## config.mk

```make
export PLATFORM = sky130hd
export DESIGN_NAME = attitude_estimation
export DESIGN_NICKNAME = attitude_estimation
export VERILOG_FILES = /design/flow/design.v
export SDC_FILE = /design/flow/constraint.sdc
export NUM_CORES = 4
export LEC_CHECK = 0
export ABC_AREA = 1
export CAP_MARGIN = 20
export CORE_MARGIN = 2
export CORE_UTILIZATION = 72
export CTS_CLUSTER_DIAMETER = 206
export PLACE_DENSITY_LB_ADDON = 0.01
export SETUP_SLACK_MARGIN = 2.55
export SLEW_MARGIN = 20
```

## constraint.sdc

```tcl
create_clock -name core_clock -period 8.64 [get_ports {clk}]
set_input_delay 1.7280 -clock core_clock [delete_from_list [all_inputs] [get_ports {clk}]]
set_output_delay 1.7280 -clock core_clock [all_outputs]
set_load 0.01 [all_outputs]
```

## design.v

```verilog
`timescale 1ns / 1ps
module spi_controller(
    input clk,
    input reset,
    output reg sensor_select,
    output reg write_start,
    output reg [7:0] write_data,
    output reg [2:0] write_count_bytes,
    input write_ready
    );
    parameter GYRO = 0;
    parameter ACCL = 1;
    parameter state_init = 0;
    parameter state_idle = 1;
    parameter state_gyro_x = 2;
    parameter state_idle_1 = 3;
    parameter state_gyro_y = 4;
    parameter state_idle_2 = 5;
    parameter state_accl_x = 6;
    parameter state_idle_3 = 7;
    parameter state_accl_y = 8;
    parameter state_idle_4 = 9;
    parameter state_accl_z = 10;
    parameter state_idle_5 = 11;
    reg [3:0] current_state;
    reg [3:0] next_state;
    always @ (posedge clk) begin
        if (reset)
            current_state <= state_init;
        else
            current_state <= next_state;
        end
    always @ (*) begin
        next_state = current_state;
        case (current_state)
            state_init: begin
                next_state = state_idle;
                end
            state_idle: begin
                if (write_ready)
                    next_state = state_gyro_x;
                end
            state_gyro_x: begin
                next_state = state_idle_1;
                end
            state_idle_1: begin
                if (write_ready)
                    next_state = state_gyro_y;
                end
            state_gyro_y: begin
                next_state = state_idle_2;
                end
            state_idle_2: begin
                if (write_ready)
                    next_state = state_accl_x;
                end
            state_accl_x: begin
                next_state = state_idle_3;
                end
            state_idle_3: begin
                if (write_ready)
                    next_state = state_accl_y;
                end
            state_accl_y: begin
                next_state = state_idle_4;
                end
            state_idle_4: begin
                if (write_ready)
                    next_state = state_accl_z;
                end
            state_accl_z: begin
                next_state = state_idle_5;
                end
            state_idle_5: begin
                if (write_ready)
                    next_state = state_gyro_x;
                end
            endcase
        end
    always @ (*) begin
        case (current_state)
            state_init: begin
                sensor_select = 1'b0;
                write_start = 1'b0;
                write_data = 8'd0;
                write_count_bytes = 3'b0;
                end
            state_idle: begin
                sensor_select = 1'b0;
                write_start = 1'b0;
                write_data = 8'd0;
                write_count_bytes = 3'b0;
                end
            state_gyro_x: begin
                sensor_select = GYRO;
                write_start = 1'b1;
                write_data = 8'h02;
                write_count_bytes = 3'd3;
                end
            state_idle_1: begin
                sensor_select = GYRO;
                write_start = 1'b0;
                write_data = 8'h02;
                write_count_bytes = 3'd3;
                end
            state_gyro_y: begin
                sensor_select = GYRO;
                write_start = 1'b1;
                write_data = 8'h04;
                write_count_bytes = 3'd3;
                end
            state_idle_2: begin
                sensor_select = GYRO;
                write_start = 1'b0;
                write_data = 8'h04;
                write_count_bytes = 3'd3;
                end
            state_accl_x: begin
                sensor_select = ACCL;
                write_start = 1'b1;
                write_data = 8'h12;
                write_count_bytes = 3'd4;
                end
            state_idle_3: begin
                sensor_select = ACCL;
                write_start = 1'b0;
                write_data = 8'h12;
                write_count_bytes = 3'd4;
                end
            state_accl_y: begin
                sensor_select = ACCL;
                write_start = 1'b1;
                write_data = 8'h14;
                write_count_bytes = 3'd4;
                end
            state_idle_4: begin
                sensor_select = ACCL;
                write_start = 1'b0;
                write_data = 8'h14;
                write_count_bytes = 3'd4;
                end
            state_accl_z: begin
                sensor_select = ACCL;
                write_start = 1'b1;
                write_data = 8'h16;
                write_count_bytes = 3'd4;
                end
            state_idle_5: begin
                sensor_select = ACCL;
                write_start = 1'b0;
                write_data = 8'h16;
                write_count_bytes = 3'd4;
                end
            default: begin
                sensor_select = 1'b0;
                write_start = 1'b0;
                write_data = 8'd0;
                write_count_bytes = 3'b0;
                end
            endcase
        end
endmodule
`timescale 1ns / 1ps
module spi_interface(
    input div_clk,
    input reset,
    input sensor_select,
    input write_start,
    input [7:0] write_data,
    input [2:0] write_count_bytes,
    output reg write_ready,
    output wire read_ready,
    output wire [7:0] read_data,
    output wire SCLK,
    output wire MOSI,
    input  wire MISO_G,
    output wire SS_G,
    input  wire MISO_A,
    output wire SS_A
    );
    parameter GYRO = 0;
    parameter ACCL = 1;
    parameter state_init = 0;
    parameter state_idle = 1;
    parameter state_write_init = 2;
    parameter state_write_set_ss = 3;
    parameter state_write_hi = 4;
    parameter state_write_lo = 5;
    parameter state_write_done = 6;
    reg [3:0] current_state;
    reg [3:0] next_state;
    reg [7:0] shift_reg_tx;
    reg tx_reset;
    reg tx_parallel_load_enable;
    reg tx_shift_right_enable;
    reg [7:0] shift_reg_rx;
    reg rx_reset;
    reg rx_shift_left_enable;
    reg slave_select_gyro;
    reg slave_select_accl;
    reg shared_clk;
    reg [3:0] count;
    reg [2:0] count_bytes;
    reg count_reset;
    reg count_load;
    reg count_enable;
    reg count_done;
    reg count_bytes_done;
    always @ (posedge div_clk) begin
        if (reset)
            current_state <= state_init;
        else
            current_state <= next_state;
        end
    always @ (*) begin
        next_state = current_state;
        case (current_state)
            state_init: begin
                next_state = state_idle;
                end
            state_idle: begin
                if (write_start)
                    next_state = state_write_init;
                end
            state_write_init: begin
                next_state = state_write_set_ss;
                end
            state_write_set_ss: begin
                next_state = state_write_hi;
                end
            state_write_hi: begin
                if (count_bytes_done)
                    next_state = state_write_done;
                else
                    next_state = state_write_lo;
                end
            state_write_lo: begin
                next_state = state_write_hi;
                end
            state_write_done: begin
                next_state = state_idle;
                end
            default: begin
                next_state = state_init;
                end
            endcase
        end
    always @ (posedge div_clk) begin
        if (tx_reset)
            shift_reg_tx <= 8'd0;
        else if (tx_parallel_load_enable)
            shift_reg_tx <= write_data;
        else if (tx_shift_right_enable)
            shift_reg_tx <= {shift_reg_tx[6:0], 1'b0};
        if (rx_reset)
            shift_reg_rx <= 8'd0;
        else if (rx_shift_left_enable && (sensor_select == GYRO))
            shift_reg_rx <= {shift_reg_rx[6:0], MISO_G};
        else if (rx_shift_left_enable && (sensor_select == ACCL))
            shift_reg_rx <= {shift_reg_rx[6:0], MISO_A};
        if (count_reset) begin
            count <= 4'd0;
            count_bytes <= 3'd0;
            count_done <= 1'b0;
            count_bytes_done <= 1'b0;
            end
        else if (count_load) begin
            count <= 4'd15;
            count_bytes <= write_count_bytes;
            end
        else if (count_enable) begin
            count <= count - 1;
            count_done <= 1'b0;
            if (count == 4'd1 && (write_count_bytes != count_bytes))
                count_done <= 1'b1;
            if (count == 4'd0) begin
                count_bytes <= count_bytes - 1;
                end
            if (count_bytes == 3'd1 && count == 4'd2)
                count_bytes_done <= 1'b1;
            end
        end
    always @ (*) begin
            write_ready = 1'b0;
            tx_reset = 1'b0;
            tx_parallel_load_enable = 1'b0;
            tx_shift_right_enable = 1'b0;
            rx_reset = 1'b0;
            rx_shift_left_enable = 1'b0;
            slave_select_gyro = 1'b1;
            slave_select_accl = 1'b1;
            shared_clk = 1'b0;
            count_reset = 1'b0;
            count_load = 1'b0;
            count_enable = 1'b0;
            case (current_state)
                state_init: begin
                    tx_reset = 1'b1;
                    rx_reset = 1'b1;
                    count_reset = 1'b1;
                    end
                state_idle: begin
                    write_ready = 1'b1;
                    count_reset = 1'b1;
                    end
                state_write_init: begin
                    count_load = 1'b1;
                    tx_parallel_load_enable = 1'b1;
                    end
                state_write_set_ss: begin
                    rx_shift_left_enable = 1'b1;
                    if (sensor_select == GYRO)
                        slave_select_gyro = 1'b0;
                    else
                        slave_select_accl = 1'b0;
                    end
                state_write_hi: begin
                    shared_clk = 1'b1;
                    tx_shift_right_enable = 1'b1;
                    count_enable = 1'b1;
                    if (sensor_select == GYRO)
                        slave_select_gyro = 1'b0;
                    else
                        slave_select_accl = 1'b0;
                    end
                state_write_lo: begin
                    shared_clk = 1'b0;
                    rx_shift_left_enable = 1'b1;
                    count_enable = 1'b1;
                    if (sensor_select == GYRO)
                        slave_select_gyro = 1'b0;
                    else
                        slave_select_accl = 1'b0;
                    end
                state_write_done: begin
                    shared_clk = 1'b0;
                    count_enable = 1'b1;
                    if (sensor_select == GYRO)
                        slave_select_gyro = 1'b0;
                    else
                        slave_select_accl = 1'b0;
                    end
                endcase
            end
        assign MOSI = shift_reg_tx[7];
        assign SS_G = slave_select_gyro;
        assign SS_A = slave_select_accl;
        assign SCLK = shared_clk;
        assign read_ready = count_done;
        assign read_data = shift_reg_rx;
endmodule
`timescale 1ns / 1ps
module spi_master(
    input clk,
    input reset,
    output wire read_ready,
    output wire [7:0] read_data,
    output wire SCLK,
    output wire MOSI,
    input  wire MISO_G,
    output wire SS_G,
    input  wire MISO_A,
    output wire SS_A
    );
    wire sensor_select;
    wire write_start;
    wire [7:0] write_data;
    wire [2:0] write_count_bytes;
    wire write_ready;
    spi_controller controller(.clk(clk),
                              .reset(reset),
                              .sensor_select(sensor_select),
                              .write_start(write_start),
                              .write_data(write_data),
                              .write_count_bytes(write_count_bytes),
                              .write_ready(write_ready));
    spi_interface spi_if(.div_clk(clk),
                            .reset(reset),
                            .sensor_select(sensor_select),
                            .write_start(write_start),
                            .write_data(write_data),
                            .write_count_bytes(write_count_bytes),
                            .write_ready(write_ready),
                            .read_ready(read_ready),
                            .read_data(read_data),
                            .SCLK(SCLK),
                            .MOSI(MOSI),
                            .MISO_G(MISO_G),
                            .SS_G(SS_G),
                            .MISO_A(MISO_A),
                            .SS_A(SS_A));
endmodule
`timescale 1ns / 1ps
module spi_axis_bridge(
    input clk,
    input reset,
    input read_ready,
    input [7:0] read_data,
    input TREADY,
    output reg TVALID,
    output [103:0] TDATA
    );
    reg [103:0] register_buffer;
    reg [3:0] internal_counter;
    always @ (posedge clk) begin
        if (reset)
            register_buffer <= 104'd0;
        else if (read_ready)
            register_buffer <= {register_buffer[95:0], read_data};
        end
    always @ (posedge clk) begin
        if (reset)
            internal_counter <= 4'd0;
        else if (internal_counter == 4'd13)
            internal_counter <= 4'd0;
        else if (read_ready)
            internal_counter <= internal_counter + 1'b1;
        end
    always @ (posedge clk) begin
        if (reset)
            TVALID <= 1'b0;
        else if (internal_counter == 4'd13)
            TVALID <= 1'b1;
        else if (TVALID && TREADY)
            TVALID <= 1'b0;
        end
    assign TDATA = register_buffer;
endmodule
`timescale 1 ns / 1 ns
module preprocessor
          (clk,
           reset,
           RAW_GYRO_X,
           RAW_GYRO_Y,
           RAW_ACCL_X,
           RAW_ACCL_Y,
           RAW_ACCL_Z,
           GYRO_X,
           GYRO_Y,
           ACCL_X,
           ACCL_Y,
           ACCL_Z,
           TVALID,
           TREADY);
  input   clk;
  input   reset;
  input   signed [15:0] RAW_GYRO_X;   
  input   signed [15:0] RAW_GYRO_Y;   
  input   signed [15:0] RAW_ACCL_X;   
  input   signed [15:0] RAW_ACCL_Y;   
  input   signed [15:0] RAW_ACCL_Z;   
  output  signed [15:0] GYRO_X;   
  output  signed [15:0] GYRO_Y;   
  output  signed [15:0] ACCL_X;   
  output  signed [15:0] ACCL_Y;   
  output  signed [15:0] ACCL_Z;   
  input TVALID;
  output TREADY;
  assign TREADY = 1'b1;
  wire signed [30:0] Data_Type_Conversion6_out1;   
  wire signed [61:0] Gain8_mul_temp;   
  wire signed [16:0] Gain8_out1;   
  wire signed [33:0] Gain12_mul_temp;   
  wire signed [15:0] Gain12_out1;   
  reg signed [15:0] Unit_Delay_out1;   
  wire signed [30:0] Data_Type_Conversion1_out1;   
  wire signed [61:0] Gain2_mul_temp;   
  wire signed [16:0] Gain2_out1;   
  wire signed [33:0] Gain1_mul_temp;   
  wire signed [15:0] Gain1_out1;   
  reg signed [15:0] Unit_Delay1_out1;   
  wire signed [30:0] Data_Type_Conversion_out1;   
  wire signed [61:0] Gain3_mul_temp;   
  wire signed [16:0] Gain3_out1;   
  wire signed [33:0] Gain4_mul_temp;   
  wire signed [15:0] Gain4_out1;   
  reg signed [15:0] Unit_Delay2_out1;   
  wire signed [30:0] Data_Type_Conversion2_out1;   
  wire signed [61:0] Gain5_mul_temp;   
  wire signed [16:0] Gain5_out1;   
  wire signed [33:0] Gain6_mul_temp;   
  wire signed [15:0] Gain6_out1;   
  reg signed [15:0] Unit_Delay3_out1;   
  wire signed [30:0] Data_Type_Conversion3_out1;   
  wire signed [61:0] Gain7_mul_temp;   
  wire signed [16:0] Gain7_out1;   
  wire signed [33:0] Gain9_mul_temp;   
  wire signed [15:0] Gain9_out1;   
  reg signed [15:0] Unit_Delay4_out1;   
  assign Data_Type_Conversion6_out1 = {RAW_GYRO_X, 15'b000000000000000};
  assign Gain8_mul_temp = 31'sb0100000000000000100000000000001 * Data_Type_Conversion6_out1;
  assign Gain8_out1 = Gain8_mul_temp[60:44] + $signed({1'b0, Gain8_mul_temp[43] & (( ~ Gain8_mul_temp[61]) | (|Gain8_mul_temp[42:0]))});
  assign Gain12_mul_temp = 17'sb01111101000000000 * Gain8_out1;
  assign Gain12_out1 = Gain12_mul_temp[31:16] + $signed({1'b0, Gain12_mul_temp[15] & (( ~ Gain12_mul_temp[33]) | (|Gain12_mul_temp[14:0]))});
  always @(posedge clk)
    begin : Unit_Delay_process
      if (reset == 1'b1) begin
        Unit_Delay_out1 <= 16'sb0000000000000000;
      end
      else if (TREADY && TVALID) begin
        Unit_Delay_out1 <= Gain12_out1;
      end
    end
  assign GYRO_X = Unit_Delay_out1;
  assign Data_Type_Conversion1_out1 = {RAW_GYRO_Y, 15'b000000000000000};
  assign Gain2_mul_temp = 31'sb0100000000000000100000000000001 * Data_Type_Conversion1_out1;
  assign Gain2_out1 = Gain2_mul_temp[60:44] + $signed({1'b0, Gain2_mul_temp[43] & (( ~ Gain2_mul_temp[61]) | (|Gain2_mul_temp[42:0]))});
  assign Gain1_mul_temp = 17'sb01111101000000000 * Gain2_out1;
  assign Gain1_out1 = Gain1_mul_temp[31:16] + $signed({1'b0, Gain1_mul_temp[15] & (( ~ Gain1_mul_temp[33]) | (|Gain1_mul_temp[14:0]))});
  always @(posedge clk)
    begin : Unit_Delay1_process
      if (reset == 1'b1) begin
        Unit_Delay1_out1 <= 16'sb0000000000000000;
      end
      else if (TREADY && TVALID) begin
        Unit_Delay1_out1 <= Gain1_out1;
      end
    end
  assign GYRO_Y = Unit_Delay1_out1;
  assign Data_Type_Conversion_out1 = {RAW_ACCL_X, 15'b000000000000000};
  assign Gain3_mul_temp = 31'sb0100000000000000100000000000001 * Data_Type_Conversion_out1;
  assign Gain3_out1 = Gain3_mul_temp[60:44] + $signed({1'b0, Gain3_mul_temp[43] & (( ~ Gain3_mul_temp[61]) | (|Gain3_mul_temp[42:0]))});
  assign Gain4_mul_temp = 17'sb01011101110000000 * Gain3_out1;
  assign Gain4_out1 = Gain4_mul_temp[31:16] + $signed({1'b0, Gain4_mul_temp[15] & (( ~ Gain4_mul_temp[33]) | (|Gain4_mul_temp[14:0]))});
  always @(posedge clk)
    begin : Unit_Delay2_process
      if (reset == 1'b1) begin
        Unit_Delay2_out1 <= 16'sb0000000000000000;
      end
      else if (TREADY && TVALID) begin
        Unit_Delay2_out1 <= Gain4_out1;
      end
    end
  assign ACCL_X = Unit_Delay2_out1;
  assign Data_Type_Conversion2_out1 = {RAW_ACCL_Y, 15'b000000000000000};
  assign Gain5_mul_temp = 31'sb0100000000000000100000000000001 * Data_Type_Conversion2_out1;
  assign Gain5_out1 = Gain5_mul_temp[60:44] + $signed({1'b0, Gain5_mul_temp[43] & (( ~ Gain5_mul_temp[61]) | (|Gain5_mul_temp[42:0]))});
  assign Gain6_mul_temp = 17'sb01011101110000000 * Gain5_out1;
  assign Gain6_out1 = Gain6_mul_temp[31:16] + $signed({1'b0, Gain6_mul_temp[15] & (( ~ Gain6_mul_temp[33]) | (|Gain6_mul_temp[14:0]))});
  always @(posedge clk)
    begin : Unit_Delay3_process
      if (reset == 1'b1) begin
        Unit_Delay3_out1 <= 16'sb0000000000000000;
      end
      else if (TREADY && TVALID) begin
        Unit_Delay3_out1 <= Gain6_out1;
      end
    end
  assign ACCL_Y = Unit_Delay3_out1;
  assign Data_Type_Conversion3_out1 = {RAW_ACCL_Z, 15'b000000000000000};
  assign Gain7_mul_temp = 31'sb0100000000000000100000000000001 * Data_Type_Conversion3_out1;
  assign Gain7_out1 = Gain7_mul_temp[60:44] + $signed({1'b0, Gain7_mul_temp[43] & (( ~ Gain7_mul_temp[61]) | (|Gain7_mul_temp[42:0]))});
  assign Gain9_mul_temp = 17'sb01011101110000000 * Gain7_out1;
  assign Gain9_out1 = Gain9_mul_temp[31:16] + $signed({1'b0, Gain9_mul_temp[15] & (( ~ Gain9_mul_temp[33]) | (|Gain9_mul_temp[14:0]))});
  always @(posedge clk)
    begin : Unit_Delay4_process
      if (reset == 1'b1) begin
        Unit_Delay4_out1 <= 16'sb0000000000000000;
      end
      else if (TREADY && TVALID) begin
        Unit_Delay4_out1 <= Gain9_out1;
      end
    end
  assign ACCL_Z = Unit_Delay4_out1;
endmodule
`timescale 1ns / 1ps
module attitude_estimation(
    input clk,
    input reset,
    output SCLK,
    output MOSI,
    input  MISO_G,
    output SS_G,
    input  MISO_A,
    output SS_A,
    output [15:0] gyro_x,
    output [15:0] gyro_y,
    output [15:0] accl_x,
    output [15:0] accl_y,
    output [15:0] accl_z
    );
    wire read_ready;
    wire [7:0] read_data;
    wire TREADY;
    wire TVALID;
    wire [103:0] TDATA;
    spi_master master (.clk(clk),
                       .reset(reset),
                       .read_ready(read_ready),
                       .read_data(read_data),
                       .SCLK(SCLK),
                       .MOSI(MOSI),
                       .MISO_G(MISO_G),
                       .SS_G(SS_G),
                       .MISO_A(MISO_A),
                       .SS_A(SS_A));
    spi_axis_bridge bridge (.clk(clk),
                            .reset(reset),
                            .read_ready(read_ready),
                            .read_data(read_data),
                            .TREADY(TREADY),
                            .TVALID(TVALID),
                            .TDATA(TDATA));
    preprocessor preprocessor (.clk(clk),
                               .reset(reset),
                               .RAW_GYRO_X({TDATA[95:88], TDATA[103:96]}),
                               .RAW_GYRO_Y({TDATA[79:72], TDATA[87:80]}),
                               .RAW_ACCL_X({TDATA[55:48], TDATA[63:56]}),
                               .RAW_ACCL_Y({TDATA[31:24], TDATA[39:32]}),
                               .RAW_ACCL_Z({TDATA[7:0], TDATA[15:8]}),
                               .GYRO_X(gyro_x),
                               .GYRO_Y(gyro_y),
                               .ACCL_X(accl_x),
                               .ACCL_Y(accl_y),
                               .ACCL_Z(accl_z),
                               .TREADY(TREADY),
                               .TVALID(TVALID));
endmodule
```

## run.sh

```bash
#!/bin/bash
# the make line also repeats each setting of config.mk as NAME=value (left out here)
make -C /OpenROAD-flow-scripts/flow DESIGN_CONFIG=/design/flow/config.mk WORK_HOME=/design/flow/orfs CLKGATE_MAP_FILE= finish
```

==> summary.txt, run 1 <==
run results: run status did not finish, Last stage 4_1_cts, run-stopping error [ERROR DPL-0038] Utilization greater than 100%, impossible to legalize, Yosys warning count 4, Adder Share, Synth 38.99%, area reported by Yosys stat 0.04326 mm^2, Post-synth seq share 10.60%, count leader, synth inv_1, Cell Area, Synth 0.04326 mm^2, Die Size 0.06206 mm^2, Main area contributors ha_1, fa_1, inv_1, dfxtp_1, nand2_1, Main logic family adder cells, HPWL after DPL 146,700 um, commonest cells in the netlist inv_1, nand2_1, ha_1, main flop type dfxtp_1, Cell Area, Placed 0.05727 mm^2, Post-Synth Simple-Gate Area 24.72%, die width 249.1 um, Placer Congestion 1.086, Post-synth regs 229, post-synthesis cell count 6,093, XOR Share, Synth 5.059%, Multiplexer share 0.04628%, Pre-Place Util 73.02%, I/O pin cnt 88, syn_area_per_cell 7.100 um^2, area of the core 0.05924 mm^2, Chip Height 249.1 um, Core Rows 89, # Cells Yosys 6,093, syn_nets 7,217, flip-flops with a built-in enable 0, dominant cell type by area after synthesis ha_1, I/O Buffers 87, Async SR Flop Fraction 0%, area share, top type 21.40%, Post-Synth AOI/OAI Area 8.758%, distinct cell type count after synthesis 72
[stage by stage]
| step | setup WS, ns | cells |
|---|---|---|
| after global placement | -0.9297 | 8266 |
| after floorplan | -0.6156 | 6093 |
| after detailed placement | -1.759 | 8266 |
==> inputs of run 2 (changes only) <==
- CORE_UTILIZATION: 72 -> 70
- PLACE_DENSITY: unset -> 0.35
- PLACE_DENSITY_LB_ADDON: 0.01 -> unset
- SETUP_SLACK_MARGIN: 2.55 -> unset
- clock period: 8.64 -> 8.8 ns (I/O delays scaled with it)
==> summary.txt, run 2 <==
run results: run status did not finish, Last stage 4_1_cts, run-stopping error [ERROR DPL-0033] detailed placement checks failed during check placement., I/O pin cnt 88, post-synthesis cell count 6,093, I/O Buffers 87, Post-Synth Simple-Gate Area 24.72%, # Cells Yosys 6,093, Adder Share, Synth 38.99%, Chip Height 252.6 um, Yosys warning count 4, Die Size 0.06380 mm^2, count leader, synth inv_1, Post-Synth AOI/OAI Area 8.758%, syn_area_per_cell 7.100 um^2, Main logic family adder cells, Placer Congestion 1.034, Async SR Flop Fraction 0%, area of the core 0.06137 mm^2, Cell Area, Synth 0.04326 mm^2, commonest cells in the netlist inv_1, nand2_1, ha_1, Cell Area, Placed 0.05671 mm^2, area share, top type 21.40%, syn_nets 7,217, die width 252.6 um, Multiplexer share 0.04628%, Post-synth regs 229, main flop type dfxtp_1, flip-flops with a built-in enable 0, Pre-Place Util 70.49%, XOR Share, Synth 5.059%, Main area contributors ha_1, fa_1, inv_1, dfxtp_1, nand2_1, Post-synth seq share 10.60%, HPWL after DPL 137,300 um, Core Rows 91, area reported by Yosys stat 0.04326 mm^2, distinct cell type count after synthesis 72, dominant cell type by area after synthesis ha_1
run 2: stage by stage:
| step | setup slack, ns | util (%) | cells | power (mW) |
|---|---|---|---|---|
| global placement | -0.8765 | 92.40 | 8223 | 1.737 |
| floorplan | -0.5060 | - | 6093 | 1.490 |
| detailed placement | -1.595 | 92.40 | 8223 | 1.817 |
==> inputs of run 3 (changes only) <==
- ABC_AREA: 1 -> unset
- CELL_PAD_IN_SITES_GLOBAL_PLACEMENT: unset -> 2
- CORE_ASPECT_RATIO: unset -> 0.95
- CORE_MARGIN: 2 -> 6
- CORE_UTILIZATION: 70 -> 65
- CTS_CLUSTER_DIAMETER: 206 -> 21
- CTS_CLUSTER_SIZE: unset -> 31
- GPL_ROUTABILITY_DRIVEN: unset -> 0
- GPL_TIMING_DRIVEN: unset -> 1
- HOLD_SLACK_MARGIN: unset -> 0.22
- MIN_ROUTING_LAYER: unset -> met2
- PLACE_DENSITY: 0.35 -> unset
- PLACE_DENSITY_LB_ADDON: unset -> 0.0
- SETUP_SLACK_MARGIN: unset -> 2.77
- clock period: 8.8 -> 16.0 ns (I/O delays scaled with it)
==> summary.txt, run 3 <==
run results: Pre-Place Util 66.09%, Main logic family adder cells, syn_area_per_cell 8.695 um^2, area share, top type 23.01%, Post-Synth Simple-Gate Area 13.13%, Main area contributors ha_1, fa_1, dfxtp_1, inv_1, xnor2_1, area reported by Yosys stat 0.04024 mm^2, area of the core 0.06089 mm^2, Async SR Flop Fraction 0%, Die Size 0.06802 mm^2, syn_nets 5,752, flip-flops with a built-in enable 0, die width 267.3 um, Post-synth regs 229, main flop type dfxtp_1, Post-Synth AOI/OAI Area 13.01%, Adder Share, Synth 41.91%, count leader, synth inv_1, dominant cell type by area after synthesis ha_1, Multiplexer share 3.470%, Post-synth seq share 11.39%, Cell Area, Synth 0.04024 mm^2, post-synthesis cell count 4,628, distinct cell type count after synthesis 90, commonest cells in the netlist inv_1, ha_1, fa_1, Yosys warning count 4, XOR Share, Synth 8.827%, # Cells Yosys 4,628, Core Rows 88, Last stage 3_1_place_gp_skip_io, run status did not finish, run-stopping error [ERROR FLW-0024] Place density exceeds 1.0 (current PLACE_DENSITY_LB_ADDON =  0.0). Please check if the value of  PLACE_DENSITY_LB_ADDON is between 0 and 0.99., Chip Height 254.5 um
==> inputs of run 4 (changes only) <==
- ABC_AREA: unset -> 1
- CAP_MARGIN: 20 -> 15
- CELL_PAD_IN_SITES_GLOBAL_PLACEMENT: 2 -> unset
- CORE_ASPECT_RATIO: 0.95 -> unset
- CORE_MARGIN: 6 -> 2
- CORE_UTILIZATION: 65 -> 72
- CTS_CLUSTER_DIAMETER: 21 -> 87
- CTS_CLUSTER_SIZE: 31 -> 10
- GPL_ROUTABILITY_DRIVEN: 0 -> unset
- GPL_TIMING_DRIVEN: 1 -> unset
- HOLD_SLACK_MARGIN: 0.22 -> unset
- MIN_ROUTING_LAYER: met2 -> unset
- PLACE_DENSITY: unset -> 0.36
- PLACE_DENSITY_LB_ADDON: 0.0 -> unset
- SETUP_SLACK_MARGIN: 2.77 -> 3.42
- TNS_END_PERCENT: unset -> 25
- clock period: 16.0 -> 11.4 ns (I/O delays scaled with it)
==> summary.txt, run 4 <==
run results: Chip Height 249.1 um, XOR Share, Synth 5.059%, grt total ovfl 55, main flop type dfxtp_1, Adder Share, Synth 38.99%, number of buffers created by CTS 28, area share, top type 21.40%, # Cells Yosys 6,093, Placer Congestion 1.049, flip-flops with a built-in enable 0, Last stage 5_1_grt, Pre-Place Util 73.02%, Main logic family adder cells, distinct cell type count after synthesis 72, syn_nets 7,217, clk sinks 229, post-synthesis cell count 6,093, clk buf depth 3, commonest cells in the netlist inv_1, nand2_1, ha_1, Main area contributors ha_1, fa_1, inv_1, dfxtp_1, nand2_1, syn_area_per_cell 7.100 um^2, Post-Synth AOI/OAI Area 8.758%, Core Rows 89, CTS H-tree lvls 1, I/O Buffers 87, Die Size 0.06206 mm^2, dominant cell type by area after synthesis ha_1, area of the core 0.05924 mm^2, die width 249.1 um, area reported by Yosys stat 0.04326 mm^2, Multiplexer share 0.04628%, Async SR Flop Fraction 0%, clock root buffer clkbuf_16, run status did not finish, Cell Area, Synth 0.04326 mm^2, gr usage total 63.11%, Post-synth seq share 10.60%, Post-synth regs 229, I/O pin cnt 88, count leader, synth inv_1, HPWL after DPL 97,620 um, Post-Synth Simple-Gate Area 24.72%, run-stopping error [ERROR GRT-0232] Routing congestion too high. Check the congestion heatmap in the GUI., Yosys warning count 4
## run 4: layer usage
| layer | global-route usage (%) | GRT overflow |
|---|---|---|
| met1 | 65.66 | 1 |
| met2 | 84.61 | 28 |
| met3 | 41.26 | 6 |
| met4 | 54.06 | 20 |
| met5 | 28.34 | 0 |
## run 4: per-stage QoR
| step | hold WS (ns) | std cells | cell area [um^2] | worst slack (ns) | total power, mW |
|---|---|---|---|---|---|
| floorplan | 0.4013 | 6093 | 44360 | 2.071 | 1.136 |
| global placement | 0.4049 | 6879 | 45910 | 0.8720 | 1.218 |
| detailed placement | 0.4297 | 6879 | 45910 | 0.6711 | 1.237 |
| CTS | 0.4352 | 7141 | 50070 | 1.525 | 2.100 |
## run 4: what timing repair did
item | CTS
gates resized | 356
setup buffers | 221
pin swaps | 199
hold buffers | 0
setup endpoints to repair | 80
==> inputs of run 5 (changes only) <==
- ABC_AREA: 1 -> unset
- CAP_MARGIN: 15 -> 20
- CTS_CLUSTER_DIAMETER: 87 -> 373
- CTS_CLUSTER_SIZE: 10 -> 48
- PLACE_DENSITY: 0.36 -> unset
- PLACE_DENSITY_LB_ADDON: unset -> 0.0
- SETUP_SLACK_MARGIN: 3.42 -> 1.36
- TNS_END_PERCENT: 25 -> unset
- clock period: 11.4 -> 5.42 ns (I/O delays scaled with it)
==> summary.txt, run 5 <==
run results: Main logic family adder cells, Yosys warning count 4, Adder Share, Synth 41.91%, syn_nets 5,752, Cell Area, Placed 0.05294 mm^2, I/O pin cnt 88, Async SR Flop Fraction 0%, distinct cell type count after synthesis 90, main flop type dfxtp_1, post-place setup slack -6.635 ns, area reported by Yosys stat 0.04024 mm^2, # Cells Yosys 4,628, Placer Congestion 0.9842, post-synthesis cell count 4,628, area of the core 0.05520 mm^2, Post-synth regs 229, Multiplexer share 3.470%, commonest cells in the netlist inv_1, ha_1, fa_1, XOR Share, Synth 8.827%, run-stopping error [ERROR DPL-0038] Utilization greater than 100%, impossible to legalize, Post-Synth Simple-Gate Area 13.13%, Last stage 4_1_cts, Chip Height 240.4 um, area share, top type 23.01%, dominant cell type by area after synthesis ha_1, die width 240.4 um, HPWL after DPL 127,400 um, syn_area_per_cell 8.695 um^2, Pre-Place Util 72.90%, I/O Buffers 87, count leader, synth inv_1, Core Rows 86, run status did not finish, Post-synth seq share 11.39%, Die Size 0.05779 mm^2, Cell Area, Synth 0.04024 mm^2, Main area contributors ha_1, fa_1, dfxtp_1, inv_1, xnor2_1, placed insts 6,619, flip-flops with a built-in enable 0, Post-Synth AOI/OAI Area 13.01%
run 5: stage by stage:
step	utilization (%)	power, mW	setup TNS, ns
after detailed placement	95.90	1.775	-472.80
after global placement	95.90	1.770	-416.15
after floorplan	-	1.760	-381.07
==> inputs of run 6 (changes only) <==
- ABC_AREA: unset -> 0
- CORE_UTILIZATION: 72 -> 70
- CTS_CLUSTER_DIAMETER: 373 -> unset
- CTS_CLUSTER_SIZE: 48 -> 34
- GPL_ROUTABILITY_DRIVEN: unset -> 1
- GPL_TIMING_DRIVEN: unset -> 1
- MAX_ROUTING_LAYER: unset -> met4
- PLACE_DENSITY_LB_ADDON: 0.0 -> unset
- SETUP_SLACK_MARGIN: 1.36 -> unset
- TNS_END_PERCENT: unset -> 40
- clock period: 5.42 -> 9.63 ns (I/O delays scaled with it)
==> summary.txt, run 6 <==
run results: Chip Height 243.8 um, Yosys warning count 4, Core Rows 87, count leader, synth inv_1, Last stage 4_1_cts, syn_area_per_cell 8.695 um^2, I/O Buffers 87, I/O pin cnt 88, run-stopping error [ERROR DPL-0033] detailed placement checks failed during check placement., flip-flops with a built-in enable 0, # Cells Yosys 4,628, Pre-Place Util 71.09%, area reported by Yosys stat 0.04024 mm^2, area share, top type 23.01%, Async SR Flop Fraction 0%, Post-Synth Simple-Gate Area 13.13%, Main area contributors ha_1, fa_1, dfxtp_1, inv_1, xnor2_1, post-synthesis cell count 4,628, commonest cells in the netlist inv_1, ha_1, fa_1, Post-Synth AOI/OAI Area 13.01%, Multiplexer share 3.470%, die width 243.8 um, distinct cell type count after synthesis 90, Main logic family adder cells, Post-synth seq share 11.39%, post-place setup slack -2.005 ns, run status did not finish, Cell Area, Placed 0.05187 mm^2, XOR Share, Synth 8.827%, syn_nets 5,752, dominant cell type by area after synthesis ha_1, main flop type dfxtp_1, Post-synth regs 229, HPWL after DPL 110,900 um, Adder Share, Synth 41.91%, Die Size 0.05942 mm^2, area of the core 0.05660 mm^2, Placer Congestion 0.9883, Cell Area, Synth 0.04024 mm^2
run 6: per-stage QoR:
| step | total power, mW | hold WS (ns) | setup TNS (ns) | utilization [%] | instances |
|---|---|---|---|---|---|
| after floorplan | 0.9908 | 0.4145 | -67.54 | - | 4628 |
| after global placement | 0.9972 | 0.4463 | -82.62 | 91.63 | 6544 |
| after detailed placement | 0.9985 | 0.4586 | -126.52 | 91.63 | 6544 |
==> inputs of run 7 (changes only) <==
- ABC_AREA: 0 -> unset
- CORE_UTILIZATION: 70 -> 72
- CTS_CLUSTER_DIAMETER: unset -> 95
- CTS_CLUSTER_SIZE: 34 -> unset
- GPL_ROUTABILITY_DRIVEN: 1 -> unset
- GPL_TIMING_DRIVEN: 1 -> unset
- PLACE_DENSITY_LB_ADDON: unset -> 0.26
- TNS_END_PERCENT: 40 -> unset
- clock period: 9.63 -> 10.8 ns (I/O delays scaled with it)
==> summary.txt, run 7 <==
run results: CTS H-tree lvls 1, Pre-Place Util 72.90%, count leader, synth inv_1, Placer Congestion 0.9807, I/O Buffers 87, run status did not finish, post-place setup slack -0.8581 ns, Cell Area, Placed 0.04742 mm^2, Die Size 0.05779 mm^2, XOR Share, Synth 8.827%, Main area contributors ha_1, fa_1, dfxtp_1, inv_1, xnor2_1, flip-flops with a built-in enable 0, Post-synth seq share 11.39%, Yosys warning count 4, dominant cell type by area after synthesis ha_1, area of the core 0.05520 mm^2, Post-Synth Simple-Gate Area 13.13%, Adder Share, Synth 41.91%, Post-synth regs 229, number of buffers created by CTS 30, HPWL after DPL 93,120 um, clk sinks 229, Cell Area, Synth 0.04024 mm^2, distinct cell type count after synthesis 90, Last stage 5_1_grt, syn_nets 5,752, clock root buffer clkbuf_16, gr usage total 97.00%, Post-Synth AOI/OAI Area 13.01%, Core Rows 86, post-synthesis cell count 4,628, Chip Height 240.4 um, commonest cells in the netlist inv_1, ha_1, fa_1, clk buf depth 3, area share, top type 23.01%, placed insts 5,991, syn_area_per_cell 8.695 um^2, area reported by Yosys stat 0.04024 mm^2, Multiplexer share 3.470%, main flop type dfxtp_1, I/O pin cnt 88, die width 240.4 um, grt total ovfl 2,790, Async SR Flop Fraction 0%, # Cells Yosys 4,628, run-stopping error [ERROR GRT-0232] Routing congestion too high. Check the congestion heatmap in the GUI., hold bufs inserted after CTS 0, Main logic family adder cells
## run 7: metrics by stage
step	total power [mW]	hold WS [ns]	utilization (%)
global placement	0.8884	0.4348	85.90
CTS	1.943	0.4753	91.59
detailed placement	0.8892	0.4450	85.90
floorplan	0.8835	0.4145	-
## run 7: timing repair
item                       4_1_cts
setup endpoints to repair       79
buffers inserted                70
gates resized                  300
pin swaps                      220
## run 7: per-layer routing
layer	overflow	global-route usage, %
met5	-	-
met4	671	109.1
met3	97	78.65
met2	1981	116.6
met1	41	87.50
==> inputs of run 8 (changes only) <==
- ABC_AREA: unset -> 0
- CORE_UTILIZATION: 72 -> 70
- CTS_CLUSTER_DIAMETER: 95 -> unset
- GPL_ROUTABILITY_DRIVEN: unset -> 1
- GPL_TIMING_DRIVEN: unset -> 1
- PLACE_DENSITY_LB_ADDON: 0.26 -> 0.0
- SETUP_SLACK_MARGIN: unset -> -0.73
- TNS_END_PERCENT: unset -> 40
- clock period: 10.8 -> 9.7 ns (I/O delays scaled with it)
==> summary.txt, run 8 <==
run results: count leader, synth inv_1, Yosys warning count 4, Core Rows 87, area share, top type 23.01%, number of buffers created by CTS 25, Die Size 0.05942 mm^2, area of the core 0.05660 mm^2, XOR Share, Synth 8.827%, Last stage 5_1_grt, flip-flops with a built-in enable 0, Chip Height 243.8 um, Cell Area, Synth 0.04024 mm^2, I/O Buffers 87, Post-Synth AOI/OAI Area 13.01%, Main area contributors ha_1, fa_1, dfxtp_1, inv_1, xnor2_1, HPWL after DPL 107,500 um, syn_nets 5,752, Post-Synth Simple-Gate Area 13.13%, distinct cell type count after synthesis 90, placed insts 6,514, I/O pin cnt 88, dominant cell type by area after synthesis ha_1, post-place setup slack -1.975 ns, commonest cells in the netlist inv_1, ha_1, fa_1, Adder Share, Synth 41.91%, die width 243.8 um, post-synthesis cell count 4,628, # Cells Yosys 4,628, gr usage total 88.82%, grt total ovfl 1,016, run status did not finish, area reported by Yosys stat 0.04024 mm^2, Main logic family adder cells, Multiplexer share 3.470%, run-stopping error [ERROR GRT-0116] Global routing finished with congestion. Check the congestion regions in the DRC Viewer., Placer Congestion 0.9798, Pre-Place Util 71.09%, CTS H-tree lvls 1, Async SR Flop Fraction 0%, clk sinks 229, clk buf depth 3, main flop type dfxtp_1, hold bufs inserted after CTS 0, Post-synth regs 229, Post-synth seq share 11.39%, syn_area_per_cell 8.695 um^2, clock root buffer clkbuf_16
[run 8: timing repair]
item / in CTS
setup endpoints to repair: 80
gates cloned: 0
pin swaps: 235
setup buffers: 88
gates resized: 271
[run 8: routing by layer]
layer | GRT overflow | global-route usage, %
met5 | - | -
met4 | 290 | 93.81
met3 | 52 | 75.13
met1 | 41 | 84.05
met2 | 633 | 102.5
[run 8: stage by stage]
| stage | setup TNS (ns) | area (um^2) |
|---|---|---|
| 2_1_floorplan | -61.91 | 41510 |
| 3_3_place_gp | -75.78 | 51610 |
| 3_5_place_dp | -123.72 | 51610 |
| 4_1_cts | -102.98 | 54520 |
==> inputs of run 9 (changes only) <==
- ABC_AREA: 0 -> unset
- CORE_UTILIZATION: 70 -> 40
- GPL_ROUTABILITY_DRIVEN: 1 -> unset
- GPL_TIMING_DRIVEN: 1 -> 0
- HOLD_SLACK_MARGIN: unset -> 0.1
- MAX_ROUTING_LAYER: met4 -> unset
- PLACE_DENSITY_LB_ADDON: 0.0 -> unset
- SETUP_SLACK_MARGIN: -0.73 -> unset
- TNS_END_PERCENT: 40 -> unset
- clock period: 9.7 -> 16.0 ns (I/O delays scaled with it)
==> summary.txt, run 9 <==
flow finished, numbers: Seq. cell area 0.004586 mm^2, mean number of vias per cell 5.197, Crit path top cell by count ha_1, initial antenna violation count 1, Slew HR 21.53%, main flop type dfxtp_1, Post-synth regs 229, endpoints failing setup 0, DRT iter0 DRCs 1,396, Skew-Pair Late Insertion Delay 0.58 ns, clk sinks 229, gr usage total 18.76%, Comb area 0.03237 mm^2, area share, top type 23.01%, metal2 WL 43,930 um, Core Rows 116, Seq pwr share 47.3%, r2r endpoint preprocessor.Unit_Delay3_out1[3], P_seq 0.573 mW, distinct cell type count after synthesis 90, Top Consumer clock, I/O Buffers 87, Int Pwr 0.9229 mW, Cells on Worst Hold Path 1, critical path class register to register, post-synthesis cell count 4,628, syn_nets 5,752, worst hold margin 0.4399 ns, vias in the first global route 30.99k, flip-flops with a built-in enable 0, # Cells Yosys 4,628, CTS H-tree lvls 1, Met1 Wirelength 45,780 um, Buf/Inv on CP 7, Hold Crit Endpoint master.spi_if.current_state[5], number of buffers created by CTS 27, crit path launch bridge.register_buffer[31], Clock group 0.617 mW, worst min path class register to register, area of the core 0.09986 mm^2, Leak 22.81 nW, RSZ-0062 raised after global routing false, commonest cells in the netlist inv_1, ha_1, fa_1, Comb pwr share 1.7%, first-pass GRT wire length 159,400 um, CTS tree yes, Main area contributors ha_1, fa_1, dfxtp_1, inv_1, xnor2_1, drt pass-1 iters 5, Slew Limit Fails 0, hold bufs inserted after CTS 0, clock share of power 50.9%, I/O pin cnt 88, die width 321.2 um, area reported by Yosys stat 0.04024 mm^2, Final nets 5,871, clock root buffer clkbuf_16, largest net degree at the start of global routing 20, hold wc startpoint master.spi_if.count_bytes_done, Post-synth seq share 11.39%, dominant cell type by area after synthesis ha_1, Max-Cap Viols 0, cell area after layout 0.04368 mm^2, Cell Area, Synth 0.04024 mm^2, delay-heaviest family, CP adder cells, Multiplexer share 3.470%, min Tclk post-route 14.63 ns, count leader, synth inv_1, Net Sw Frac 23.77%, HPWL after DPL 82,350 um, RR Startpoint bridge.register_buffer[31], clock-pin slew on the worst setup and hold paths 0.06 ns, combinational power 0.0209 mW, Critical Path Start Type register, VDD IR max 0.00007624 V, post-CTS sizing 0, clk buf depth 3, Crit. path cell count 56, OpenROAD warnings 59, Post-Route WL 96,900 um, Max Clock Freq 68.36 MHz, PD cells 27.72 mW/mm^2, CP Capture Type register, end of the critical path preprocessor.Unit_Delay3_out1[3], Post-Synth Simple-Gate Area 13.13%, Worst Tran Pin Value 1.177 ns, syn_area_per_cell 8.695 um^2, grt total ovfl 0, Adder Share, Synth 41.91%, Pre-Place Util 40.30%, XOR Share, Synth 8.827%, final setup TNS 0 ns, Vias 31.52k, Cell Area, Placed 0.04279 mm^2, Post-Synth AOI/OAI Area 13.01%, Sw Pwr 0.2877 mW, fill count 9,944, WL per Instance 15.98 um, final worst path period share 91.43%, Main logic family adder cells, Antenna diodes 0, Placer Congestion 0.8933, Area Growth Syn to Fin 8.551%, final hold violations 0, Post-CTS Repair Setup Buffers 0, Clock Skew 0.03436 ns, CP required 16.43 ns, Residual DRC 0, met3 routed wirelength 5695 um, run status complete, no violations, R2R Setup Slk 1.37 ns, Die Size 0.1032 mm^2, Yosys warning count 4, max layer used met4, Max stage delay on crit path 0.66 ns, slowest CP cell o311ai_1, crit path DAT 15.05 ns, Chip Height 321.2 um, crit path max fanout 19, Async SR Flop Fraction 0%, reg2reg path depth 56, ANT nets after route 0
run 9: area by class of cell:
| cell class | count | share of cell area, % |
|---|---|---|
| multi-input combinational | 3520 | 74.12 |
| sequential | 229 | 10.50 |
| inverter | 745 | 6.402 |
| tap | 1298 | 3.718 |
| timing repair buffer | 90 | 2.108 |
| clock buffer | 38 | 1.733 |
| buffer | 134 | 1.200 |
| clock inverter | 11 | 0.2234 |
run 9: per-layer routing:
metal  track usage (%)  up-vias
met5                 0        -
met4             3.427        0
met3             3.709       80
met2             31.13      544
met1             25.43    14929
li1                  -    15968
run 9: stage by stage:
stage	util, %	std cells	setup WS, ns	power, mW
2_1_floorplan	-	4628	3.498	0.5972
3_3_place_gp	42.80	6013	0.9830	0.6068
3_5_place_dp	42.85	6015	0.8999	0.6068
4_1_cts	43.71	6064	0.8368	1.226
5_1_grt	43.74	6065	0.1888	1.251
6_report	43.74	6065	1.371	1.211
==> inputs of run 10 (changes only) <==
- ABC_AREA: unset -> 1
- CORE_UTILIZATION: 40 -> 72
- CTS_CLUSTER_SIZE: unset -> 72
- GPL_TIMING_DRIVEN: 0 -> unset
- HOLD_SLACK_MARGIN: 0.1 -> unset
- MAX_ROUTING_LAYER: unset -> met4
- PLACE_DENSITY_LB_ADDON: unset -> 0.01
- clock period: 16.0 -> 9.64 ns (I/O delays scaled with it)
==> summary.txt, run 10 <==
run results: run status did not finish, Last stage 5_1_grt, run-stopping error [ERROR GRT-0116] Global routing finished with congestion. Check the congestion regions in the DRC Viewer., Post-Synth Simple-Gate Area 24.72%, Yosys warning count 4, hold bufs inserted after CTS 0, post-synthesis cell count 6,093, clock root buffer clkbuf_16, HPWL after DPL 122,400 um, Core Rows 89, # Cells Yosys 6,093, number of buffers created by CTS 28, Adder Share, Synth 38.99%, dominant cell type by area after synthesis ha_1, count leader, synth inv_1, main flop type dfxtp_1, commonest cells in the netlist inv_1, nand2_1, ha_1, syn_nets 7,217, area reported by Yosys stat 0.04326 mm^2, distinct cell type count after synthesis 72, grt total ovfl 1,735, Post-synth seq share 10.60%, Post-synth regs 229, I/O pin cnt 88, Cell Area, Synth 0.04326 mm^2, flip-flops with a built-in enable 0, Cell Area, Placed 0.05182 mm^2, clk buf depth 3, area share, top type 21.40%, area of the core 0.05924 mm^2, post-place setup slack -1.099 ns, CTS H-tree lvls 1, XOR Share, Synth 5.059%, Placer Congestion 1.062, Async SR Flop Fraction 0%, clk sinks 229, Main area contributors ha_1, fa_1, inv_1, dfxtp_1, nand2_1, I/O Buffers 87, Multiplexer share 0.04628%, Chip Height 249.1 um, die width 249.1 um, Die Size 0.06206 mm^2, gr usage total 93.88%, Post-Synth AOI/OAI Area 8.758%, Pre-Place Util 73.02%, Main logic family adder cells, syn_area_per_cell 7.100 um^2
-- run 10: per-stage QoR --
stage	std cells	TNS, ns
CTS	7981	-8.350
global placement	7768	-15.35
floorplan	6093	0
detailed placement	7768	-52.81
-- run 10: metal layers --
layer / GRT overflow / GRT usage (%)
met1: 74 / 88.76
met2: 1088 / 106.9
met3: 109 / 81.80
met4: 464 / 98.90
met5: - / -
-- run 10: what timing repair did --
item / in CTS
pin swaps: 370
gates cloned: 0
resized: 675
endpoints found under the setup margin: 80
setup buffers: 167
hold endpoints to repair: 0
==> inputs of run 11 (changes only) <==
- ABC_AREA: 1 -> unset
- CORE_UTILIZATION: 72 -> 47
- CTS_CLUSTER_SIZE: 72 -> unset
- HOLD_SLACK_MARGIN: unset -> -0.08
- MIN_ROUTING_LAYER: unset -> met2
- PLACE_DENSITY_LB_ADDON: 0.01 -> 0.08
- SETUP_SLACK_MARGIN: unset -> -0.94
- clock period: 9.64 -> 10.2 ns (I/O delays scaled with it)
==> summary.txt, run 11 <==
flow finished, numbers: run status complete, but fails checks, failed layout checks setup timing, vias in the first global route 54.69k, drt pass-1 iters 10, P_seq 0.898 mW, Skew-Pair Late Insertion Delay 0.58 ns, post-synthesis cell count 4,628, Yosys warning count 4, clock share of power 52.5%, Crit path top cell by count a21oi_2, Final Util 63.99%, syn_area_per_cell 8.695 um^2, Post-Synth AOI/OAI Area 13.01%, hold wc startpoint master.spi_if.shift_reg_rx[7], RR Startpoint bridge.register_buffer[31], Sw Pwr 0.4803 mW, clock root buffer clkbuf_16, final hold violations 0, Buf/Inv on CP 6, cell area after layout 0.05440 mm^2, Hold Crit Endpoint master.spi_if.shift_reg_rx[7], busiest grt layer met3, worst min path class register to register, main flop type dfxtp_1, Seq pwr share 46.2%, count leader, synth inv_1, reg2reg path depth 57, mean number of vias per cell 7.125, combinational power 0.0256 mW, initial antenna violation count 0, Critical Path Start Type register, CP Capture Type register, critical path class register to register, # Cells Yosys 4,628, Post-synth seq share 11.39%, Main logic family adder cells, Int Pwr 1.464 mW, flip-flops with a built-in enable 0, final worst path period share 110.6%, Slew Limit Fails 0, Antenna diodes 0, r2r endpoint preprocessor.Unit_Delay3_out1[3], crit path launch bridge.register_buffer[31], Adder Share, Synth 41.91%, Core Rows 107, Area Growth Syn to Fin 35.19%, die width 296.6 um, Leak 29.27 nW, setup slack after layout -1.077 ns, Placer Congestion 0.9850, hold bufs inserted after CTS 0, Vias 49.94k, GRT met3 Usage 51.47%, commonest cells in the netlist inv_1, ha_1, fa_1, Max Clock Freq 88.67 MHz, CTS H-tree lvls 1, Comb pwr share 1.3%, crit path DAT 11.72 ns, CP required 10.64 ns, Net Sw Frac 24.71%, HPWL after DPL 85,300 um, I/O pin cnt 88, Max stage delay on crit path 0.54 ns, OpenROAD warnings 62, grt total ovfl 0, dominant cell type by area after synthesis ha_1, Main area contributors ha_1, fa_1, dfxtp_1, inv_1, xnor2_1, R2R Setup Slk -1.08 ns, first-pass GRT wire length 172,000 um, syn_nets 5,752, number of buffers created by CTS 26, Clock Skew 0.01558 ns, Multiplexer share 3.470%, Clock group 1.02 mW, clock-pin slew on the worst setup and hold paths 0.08 ns, Crit. path cell count 57, ANT nets after route 0, gr usage total 37.28%, RSZ-0062 raised after global routing true, clk sinks 229, Cell Area, Synth 0.04024 mm^2, slowest CP cell fa_1, Post-Synth Simple-Gate Area 13.13%, met1 Use GR 0%, end of the critical path preprocessor.Unit_Delay3_out1[3], Slew HR 25.75%, DRT iter0 DRCs 5,334, CTS tree yes, area reported by Yosys stat 0.04024 mm^2, WL per Instance 15.10 um, Post-synth regs 229, I/O Buffers 87, Cell Area, Placed 0.05128 mm^2, GRT met2 Usage 42.25%, Worst Tran Pin Value 1.114 ns, Chip Height 296.6 um, worst hold margin 0.4620 ns, area of the core 0.08501 mm^2, Die Size 0.08797 mm^2, Max-Cap Viols 0, Async SR Flop Fraction 0%, Top Consumer clock, Post-Route WL 105,800 um, PD cells 35.73 mW/mm^2, distinct cell type count after synthesis 90, Pre-Place Util 47.33%, XOR Share, Synth 8.827%, crit path max fanout 5, delay-heaviest family, CP adder cells, min Tclk post-route 11.28 ns, Residual DRC 0, endpoints failing setup 74, area share, top type 23.01%, Final nets 6,970, largest net degree at the start of global routing 84, Cells on Worst Hold Path 2, clk buf depth 3, VDD IR max 0.0001111 V
## run 11: per-stage QoR
step	TNS [ns]	total power, mW	setup slack (ns)	cells
finish	-38.01	1.944	-1.077	7010
global placement	-65.84	0.9441	-1.475	6908
global route	-87.32	1.988	-1.695	7010
CTS	-60.49	1.949	-1.158	6984
floorplan	-51.82	0.9362	-0.9612	4628
detailed placement	-80.61	0.9438	-1.648	6908
## run 11: area by class of cell
cell class | count | area (um^2)
multi-input cells | 3520 | 34430
clock inverters | 16 | 168.9
inverters | 745 | 2811
repair buffers | 1324 | 10220
well taps | 1144 | 1431
flip-flops and latches | 229 | 4616
fillers | 7341 | 30610
clock buffers | 32 | 724.4
## run 11: repair_timing
action	CTS	global route
pin swaps	115	178
setup buffers	36	55
resized	110	213
endpoints found under the setup margin	51	80
## run 11: metal layers
| layer | vias up | part of all wire (%) |
|---|---|---|
| met1 | 18890 | 0 |
| met5 | - | 0 |
| met2 | 12170 | 53 |
| met4 | 0 | 5.7 |
| li1 | 18049 | - |
| met3 | 834 | 41 |
==> inputs of run 12 (changes only) <==
- ABC_AREA: unset -> 0
- CELL_PAD_IN_SITES_DETAIL_PLACEMENT: unset -> 0
- CELL_PAD_IN_SITES_GLOBAL_PLACEMENT: unset -> 1
- CORE_MARGIN: 2 -> 9
- CORE_UTILIZATION: 47 -> 68
- GPL_TIMING_DRIVEN: unset -> 1
- HOLD_SLACK_MARGIN: -0.08 -> 0.06
- MAX_ROUTING_LAYER: met4 -> met5
- MIN_ROUTING_LAYER: met2 -> unset
- PLACE_DENSITY_LB_ADDON: 0.08 -> unset
- SETUP_SLACK_MARGIN: -0.94 -> unset
- TNS_END_PERCENT: unset -> 50
- clock period: 10.2 -> 8.9 ns (I/O delays scaled with it)
==> summary.txt, run 12 <==
run results: flip-flops with a built-in enable 0, clk sinks 229, Chip Height 261.3 um, I/O Buffers 87, commonest cells in the netlist inv_1, ha_1, fa_1, Async SR Flop Fraction 0%, count leader, synth inv_1, Post-Synth Simple-Gate Area 13.13%, Placer Congestion 0.9412, Main area contributors ha_1, fa_1, dfxtp_1, inv_1, xnor2_1, number of buffers created by CTS 26, area reported by Yosys stat 0.04024 mm^2, gr usage total 66.74%, area of the core 0.05814 mm^2, syn_nets 5,752, syn_area_per_cell 8.695 um^2, grt total ovfl 19, clock root buffer clkbuf_16, I/O pin cnt 88, Multiplexer share 3.470%, clk buf depth 3, Cell Area, Synth 0.04024 mm^2, Die Size 0.06826 mm^2, HPWL after DPL 102,300 um, # Cells Yosys 4,628, Post-synth seq share 11.39%, dominant cell type by area after synthesis ha_1, Main logic family adder cells, area share, top type 23.01%, run status did not finish, post-synthesis cell count 4,628, die width 261.3 um, Post-Synth AOI/OAI Area 13.01%, run-stopping error [ERROR GRT-0116] Global routing finished with congestion. Check the congestion regions in the DRC Viewer., distinct cell type count after synthesis 90, post-place setup slack -2.798 ns, Core Rows 88, main flop type dfxtp_1, Post-synth regs 229, Last stage 5_1_grt, Adder Share, Synth 41.91%, Pre-Place Util 69.22%, XOR Share, Synth 8.827%, CTS H-tree lvls 1, Yosys warning count 4
-- run 12: repair_timing --
item / in CTS
endpoints found under the setup margin: 80
pin swaps: 285
hold buffers: 0
gates cloned: 0
setup buffers: 125
resized: 280
endpoints found under the hold margin: 0
-- run 12: metal layers --
layer	global-route usage, %	overflow
met1	62.40	0
met2	85.98	4
met3	53.89	5
met4	66.16	10
met5	26.05	0
-- run 12: metrics by stage --
stage	TNS, ns	instance area [um^2]	power (mW)	util [%]	instances
after floorplan	-125.95	41550	1.072	-	4628
after global placement	-150.73	52140	1.078	89.69	6584
after detailed placement	-187.02	52140	1.078	89.69	6584
after CTS	-151.51	55350	2.211	95.21	6756
==> inputs of run 13 (changes only) <==
- ABC_AREA: 0 -> unset
- CELL_PAD_IN_SITES_DETAIL_PLACEMENT: 0 -> unset
- CELL_PAD_IN_SITES_GLOBAL_PLACEMENT: 1 -> 2
- CORE_ASPECT_RATIO: unset -> 1.21
- CORE_MARGIN: 9 -> 2
- CORE_UTILIZATION: 68 -> 65
- CTS_CLUSTER_SIZE: unset -> 31
- GPL_ROUTABILITY_DRIVEN: unset -> 1
- HOLD_SLACK_MARGIN: 0.06 -> unset
- MAX_ROUTING_LAYER: met5 -> unset
- MIN_ROUTING_LAYER: unset -> met2
- PLACE_DENSITY_LB_ADDON: unset -> 0.0
- SETUP_SLACK_MARGIN: unset -> 2.77
- TNS_END_PERCENT: 50 -> unset
- clock period: 8.9 -> 16.0 ns (I/O delays scaled with it)
==> summary.txt, run 13 <==
run results: Post-Synth AOI/OAI Area 13.01%, Pre-Place Util 65.50%, area share, top type 23.01%, run status did not finish, Core Rows 100, Die Size 0.06392 mm^2, commonest cells in the netlist inv_1, ha_1, fa_1, area reported by Yosys stat 0.04024 mm^2, area of the core 0.06143 mm^2, Cell Area, Synth 0.04024 mm^2, XOR Share, Synth 8.827%, distinct cell type count after synthesis 90, Adder Share, Synth 41.91%, run-stopping error [ERROR FLW-0024] Place density exceeds 1.0 (current PLACE_DENSITY_LB_ADDON =  0.0). Please check if the value of  PLACE_DENSITY_LB_ADDON is between 0 and 0.99., Post-Synth Simple-Gate Area 13.13%, Yosys warning count 4, Chip Height 277.7 um, die width 230.2 um, Async SR Flop Fraction 0%, Main area contributors ha_1, fa_1, dfxtp_1, inv_1, xnor2_1, Last stage 3_1_place_gp_skip_io, post-synthesis cell count 4,628, Main logic family adder cells, # Cells Yosys 4,628, Post-synth seq share 11.39%, Multiplexer share 3.470%, syn_nets 5,752, Post-synth regs 229, count leader, synth inv_1, syn_area_per_cell 8.695 um^2, flip-flops with a built-in enable 0, dominant cell type by area after synthesis ha_1, main flop type dfxtp_1
==> inputs of run 14 (changes only) <==
- ABC_AREA: unset -> 1
- CELL_PAD_IN_SITES_GLOBAL_PLACEMENT: 2 -> unset
- CORE_ASPECT_RATIO: 1.21 -> 0.74
- CORE_UTILIZATION: 65 -> 29
- CTS_CLUSTER_DIAMETER: unset -> 362
- CTS_CLUSTER_SIZE: 31 -> unset
- GPL_ROUTABILITY_DRIVEN: 1 -> 0
- GPL_TIMING_DRIVEN: 1 -> unset
- MAX_ROUTING_LAYER: unset -> met5
- MIN_ROUTING_LAYER: met2 -> unset
- PLACE_DENSITY_LB_ADDON: 0.0 -> unset
- SETUP_SLACK_MARGIN: 2.77 -> unset
- SLEW_MARGIN: 20 -> 25
- clock period: 16.0 -> 8.7 ns (I/O delays scaled with it)
==> summary.txt, run 14 <==
flow finished, numbers: Critical Path Start Type register, Antenna diodes 0, clock share of power 41.4%, max layer used met4, number of buffers created by CTS 29, Max-Cap Viols 0, Post-Route WL 133,000 um, Main logic family adder cells, non-filler cells, final 9,807, Chip Height 336.2 um, Clock group 1.31 mW, run status complete, but fails checks, Post-Synth Simple-Gate Area 24.72%, min Tclk post-route 9.765 ns, clock root buffer clkbuf_16, Comb pwr share 25.1%, drt pass-1 iters 6, OpenROAD warnings 64, Met1 Wirelength 67,660 um, Cell Area, Synth 0.04326 mm^2, CP required 9.21 ns, Int Pwr 2.195 mW, Max Clock Freq 102.4 MHz, met3 routed wirelength 7542 um, slowest CP cell fa_1, Multiplexer share 0.04628%, Pre-Place Util 29.31%, combinational power 0.794 mW, I/O Buffers 87, vias in the first global route 43.51k, Sw Pwr 0.9750 mW, crit path max fanout 4, clk sinks 229, flip-flops with a built-in enable 0, Worst Tran Pin Value 0.9720 ns, syn_area_per_cell 7.100 um^2, hold wc startpoint master.spi_if.count_bytes_done, Core Rows 121, Slew Limit Fails 0, post-place setup slack -1.382 ns, Residual DRC 0, CTS H-tree lvls 1, Die Size 0.1523 mm^2, count leader, synth inv_1, post-synthesis cell count 6,093, R2R Setup Slk -1.06 ns, endpoints failing setup 80, Hold Crit Endpoint master.spi_if.current_state[5], Vias 44.61k, final worst path period share 112.2%, Net Sw Frac 30.75%, area of the core 0.1476 mm^2, delay-heaviest family, CP adder cells, Final Util 43.70%, metal2 WL 55,560 um, Top Consumer clock, PD cells 49.15 mW/mm^2, ANT nets after route 0, I/O pin cnt 88, Yosys warning count 4, RSZ-0062 raised after global routing true, Area Growth Syn to Fin 49.12%, Cells on Worst Hold Path 1, Final nets 8,943, Main area contributors ha_1, fa_1, inv_1, dfxtp_1, nand2_1, gr usage total 17.08%, Clock Skew 0.03900 ns, Slew HR 35.20%, clock-pin slew on the worst setup and hold paths 0.06 ns, CTS tree yes, # Cells Yosys 6,093, mean number of vias per cell 4.549, grt total ovfl 0, final hold violations 0, Buf/Inv on CP 13, Async SR Flop Fraction 0%, Post-synth seq share 10.60%, P_seq 1.06 mW, Post-Synth AOI/OAI Area 8.758%, reg2reg path depth 57, crit path DAT 10.27 ns, critical path class register to register, total power 3.170 mW, Leak 36.06 nW, syn_nets 7,217, largest net degree at the start of global routing 108, failed layout checks setup timing, crit path launch bridge.register_buffer[53], Max stage delay on crit path 0.57 ns, area share, top type 21.40%, WL per Instance 13.56 um, clk buf depth 3, worst min path class register to register, main flop type dfxtp_1, area reported by Yosys stat 0.04326 mm^2, VDD IR max 0.0001363 V, HPWL after DPL 110,200 um, worst hold margin 0.4199 ns, die width 453.0 um, CP Capture Type register, DRT iter0 DRCs 2,974, r2r endpoint preprocessor.Unit_Delay2_out1[7], Post-synth regs 229, Crit. path cell count 57, placed insts 9,549, RR Startpoint bridge.register_buffer[53], dominant cell type by area after synthesis ha_1, first-pass GRT wire length 217,600 um, end of the critical path preprocessor.Unit_Delay2_out1[7], XOR Share, Synth 5.059%, Skew-Pair Late Insertion Delay 0.62 ns, initial antenna violation count 0, setup slack after layout -1.065 ns, commonest cells in the netlist inv_1, nand2_1, ha_1, Seq pwr share 33.5%, distinct cell type count after synthesis 72, Adder Share, Synth 38.99%, Crit path top cell by count ha_4
[run 14: timing repair]
item / in CTS / in global routing
hold buffers: 0 / 0
pin swaps: 290 / 316
resized: 277 / 324
cloned: 0 / 0
endpoints found under the setup margin: 80 / 80
setup buffers: 129 / 91
[run 14: metrics by stage]
stage               instance area (um^2)  TNS, ns
finish                             64500   -63.84
global route                       64500   -96.29
CTS                                62490   -57.57
detailed placement                 59340   -83.21
global placement                   59340   -74.83
floorplan                          45220   -17.58
[run 14: cell type report]
| cell class | instances | area [um^2] |
|---|---|---|
| clock buffers | 39 | 804.5 |
| repair buffers | 1774 | 13770 |
| multi-input cells | 4510 | 37810 |
| inverters | 1275 | 4837 |
| fillers | 14333 | 83110 |
| clock inverters | 12 | 206.4 |
| well taps | 1968 | 2462 |
| flip-flops and latches | 229 | 4614 |
[run 14: per-layer routing]
| layer | GRT usage [%] | vias up |
|---|---|---|
| li1 | - | 22662 |
| met1 | 26.20 | 20887 |
| met2 | 25.68 | 962 |
| met3 | 2.001 | 99 |
| met4 | 2.652 | 0 |
| met5 | 0 | - |
No activity file was given, so power comes from the tool's default toggle rates.
